== exp/delta ==
## complex_mean_square
module complex_mean_square (
    input wire i_clk,
    input wire i_arst,
    input wire i_en,
    input wire [2:0] i_log2_samples,
    input wire        i_valid,
    input wire [31:0] i_y,
    input wire [31:0] i_y_hat,
    output reg        o_valid,
    output reg [63:0] o_data
);
    wire [31:0] y_diff_w;
    wire [63:0] sq_diff_complex_w;
    wire        sq_diff_valid_w;
    wire [63:0] sum_res_w;
    wire [8:0]  num_samples_w = 1 << i_log2_samples;
    reg [8:0]  sample_rx_cnt_r;
    reg [8:0]  sample_proc_cnt_r;
    reg [1:0]  state_r, next_state_r;
    localparam S_IDLE      = 2'b00;
    localparam S_INIT      = 2'b01;
    localparam S_COMPUTING = 2'b10;
    localparam S_FINALIZE  = 2'b11;
    complex_adder_subtractor #(.WIDTH(32)) y_difference_module (
        .a(i_y),
        .b(i_y_hat),
        .addNotSub(1'b0),
        .result(y_diff_w)
    );
    complex_multiplier cpow_calculator (
        .a(y_diff_w),
        .b(y_diff_w),
        .result(sq_diff_complex_w)
    );
    assign sq_diff_valid_w = i_valid;
    complex_adder_subtractor #(.WIDTH(64)) square_sum (
        .a(o_data),  
        .b(sq_diff_complex_w),
        .addNotSub(1'b1),
        .result(sum_res_w)
    );
    always @(posedge i_clk or posedge i_arst) begin
        if (i_arst)
            state_r <= S_IDLE;
        else
            state_r <= next_state_r;
    end
    always @(*) begin
        next_state_r = state_r;
        case (state_r)
            S_IDLE:      if (i_en) next_state_r = S_INIT;
            S_INIT:      next_state_r = S_COMPUTING;
            S_COMPUTING: if (sample_rx_cnt_r == num_samples_w && sample_proc_cnt_r == num_samples_w)
  ...
Size: roughly 4800 cells after synthesis, roughly 140 I/O pins, about 38000 um^2 of cells after synthesis.
clock: 5.26 ns
lec_check: 0
abc_area: 1
cap_margin: 20
core_margin: 2
core_utilization: 64
cts_cluster_diameter: 387
cts_cluster_size: 98
place_density: 0.42
slew_margin: 20
tns_end_percent: 10
run.sh (not shown) runs the stock make flow with config.mk's settings and CLKGATE_MAP_FILE=.
To summarise exp/delta: no stage aborted, but the layout did not pass its checks, failing on setup timing.
Input changes introduced in exp/maple (baseline for comparison: exp/delta):
# exp/delta
export LEC_CHECK = 0
export ABC_AREA = 1
export CAP_MARGIN = 20
export CORE_MARGIN = 2
export CORE_UTILIZATION = 64
export CTS_CLUSTER_DIAMETER = 387
export CTS_CLUSTER_SIZE = 98
export PLACE_DENSITY = 0.42
export SLEW_MARGIN = 20
export TNS_END_PERCENT = 10
create_clock -name core_clock -period 5.26 [get_ports {i_clk}]
# exp/maple
export LEC_CHECK = 0
export CAP_MARGIN = 20
export CORE_MARGIN = 2
export CORE_UTILIZATION = 24
export SLEW_MARGIN = 20
create_clock -name core_clock -period 13.1 [get_ports {i_clk}]
## What came out
- Clock buffer count in the final layout (higher): exp/delta
- Run comparison: exp/maple worst setup path endpoint o_data[30]$_DFFE_PP0P_; exp/delta worst setup path endpoint o_data[31]$_DFFE_PP0P_
- Comparing the two runs side by side, exp/maple comes out ahead of exp/delta on total wirelength of the detailed-routed design.
- Number of nets in the synthesized netlist (exp/maple vs. exp/delta) decreases by more than 10%
- Going from exp/delta to exp/maple, number of rows in the core area grew by 54, full die area went up by 95000 um^2, area of the mapped netlist saw a decrease, worst setup margin now larger.
- Re number of setup violations in the final report: exp/delta and exp/maple aren't equal, and the lower value belongs to exp/maple.
- In summary, exp/maple completed successfully, with a layout that passed the timing, design-rule and antenna checks.
Modified inputs, exp/juniper compared to exp/maple
# exp/maple
export LEC_CHECK = 0
export CAP_MARGIN = 20
export CORE_MARGIN = 2
export CORE_UTILIZATION = 24
export SLEW_MARGIN = 20
create_clock -name core_clock -period 13.1 [get_ports {i_clk}]
# exp/juniper
export LEC_CHECK = 0
export CAP_MARGIN = 20
export CORE_MARGIN = 2
export CORE_UTILIZATION = 70
export CTS_CLUSTER_SIZE = 49
export SETUP_SLACK_MARGIN = -0.77
export SLEW_MARGIN = 20
create_clock -name core_clock -period 9.9 [get_ports {i_clk}]
[summary]
[flow] exp/juniper | stages: complete | final checks: fail | reason: setup timing. Taking exp/maple as the reference, in exp/juniper final cell count went down; area overhead of the layout relative to synthesis went up; post-CTS setup repair buffer count went up; final standard cell utilization of the core went up; vias after detailed routing went up. Diff exp/maple -> exp/juniper | final critical-path setup slack | decrease of 1720 ps. Fraction of the core area occupied by cells at floorplan (higher): exp/juniper. Total placed instance area: exp/juniper vs exp/maple up about 6%. Compared to exp/maple, exp/juniper has design area 8.1% higher.
What exp/quartz does differently from exp/juniper at the input level:
# exp/juniper
export LEC_CHECK = 0
export CAP_MARGIN = 20
export CORE_MARGIN = 2
export CORE_UTILIZATION = 70
export CTS_CLUSTER_SIZE = 49
export SETUP_SLACK_MARGIN = -0.77
export SLEW_MARGIN = 20
create_clock -name core_clock -period 9.9 [get_ports {i_clk}]
# exp/quartz
export LEC_CHECK = 0
export CAP_MARGIN = 20
export CORE_MARGIN = 2
export CORE_UTILIZATION = 57
export SLEW_MARGIN = 20
create_clock -name core_clock -period 5.26 [get_ports {i_clk}]
### Flow results
exp/juniper finished all stages; layout check result: FAIL, due to setup timing.
From the logs: exp/quartz reached the end of the flow and failed the layout checks with setup timing.
Critical path depth: exp/quartz > exp/juniper
exp/juniper → exp/quartz: hold slack +8.5 ps; sequential share of layout area -0.32 points; total non-filler cell area in the finished layout +3200 um^2.
Summary — layout clock buffer count, exp/quartz relative to exp/juniper: lower, by 2.
Core util | exp/quartz vs exp/juniper | exp/quartz lower
Looking at capturing element of the worst setup path, the o_data[63]$_DFFE_PP0P_ result is from exp/quartz; the o_data[25]$_DFFE_PP0P_ one comes from exp/juniper.
[inputs] exp/tundra vs exp/quartz
# exp/quartz
export LEC_CHECK = 0
export CAP_MARGIN = 20
export CORE_MARGIN = 2
export CORE_UTILIZATION = 57
export SLEW_MARGIN = 20
create_clock -name core_clock -period 5.26 [get_ports {i_clk}]
# exp/tundra
export LEC_CHECK = 0
export CAP_MARGIN = 20
export CORE_MARGIN = 2
export CORE_UTILIZATION = 40
export SLEW_MARGIN = 20
create_clock -name core_clock -period 13.5 [get_ports {i_clk}]
==> results <==
exp/tundra did not stop at any stage, and its layout met the timing, design-rule and antenna checks.
Going from exp/quartz to exp/tundra, register fraction of the total cell area now larger; met2 capacity usage during global routing shows a reduction of 18 points.
Compared with exp/quartz, exp/tundra shows non-clock buffer count that has gone down by more than half.
Looking at final setup TNS across exp/quartz and exp/tundra, the one that comes out lower is exp/quartz.
Comparing exp/quartz and exp/tundra, wire length on met1 is lower on exp/quartz.
Status: multiplexer fraction of the synthesized cell area parity (exp/tundra, exp/quartz)
diff inputs: exp/tundra => exp/cedar
# exp/tundra
export LEC_CHECK = 0
export CAP_MARGIN = 20
export CORE_MARGIN = 2
export CORE_UTILIZATION = 40
export SLEW_MARGIN = 20
create_clock -name core_clock -period 13.5 [get_ports {i_clk}]
# exp/cedar
export LEC_CHECK = 0
export CAP_MARGIN = 20
export CELL_PAD_IN_SITES_DETAIL_PLACEMENT = 1
export CELL_PAD_IN_SITES_GLOBAL_PLACEMENT = 1
export CORE_ASPECT_RATIO = 1.49
export CORE_MARGIN = 2
export CORE_UTILIZATION = 40
export CTS_CLUSTER_DIAMETER = 332
export GPL_TIMING_DRIVEN = 0
export HOLD_SLACK_MARGIN = -0.05
export MAX_ROUTING_LAYER = met4
export SLEW_MARGIN = 20
export TNS_END_PERCENT = 95
create_clock -name core_clock -period 13.5 [get_ports {i_clk}]
==> comparison <==
Flip-flop and latch area across exp/cedar and exp/tundra: no real change. Row worst hold slack: exp/cedar lower / exp/tundra higher. Of exp/cedar and exp/tundra, exp/cedar shows the lower maximum number of pins on one net before global-route repair, with exp/tundra above it. Clock buffer count: higher on exp/cedar.
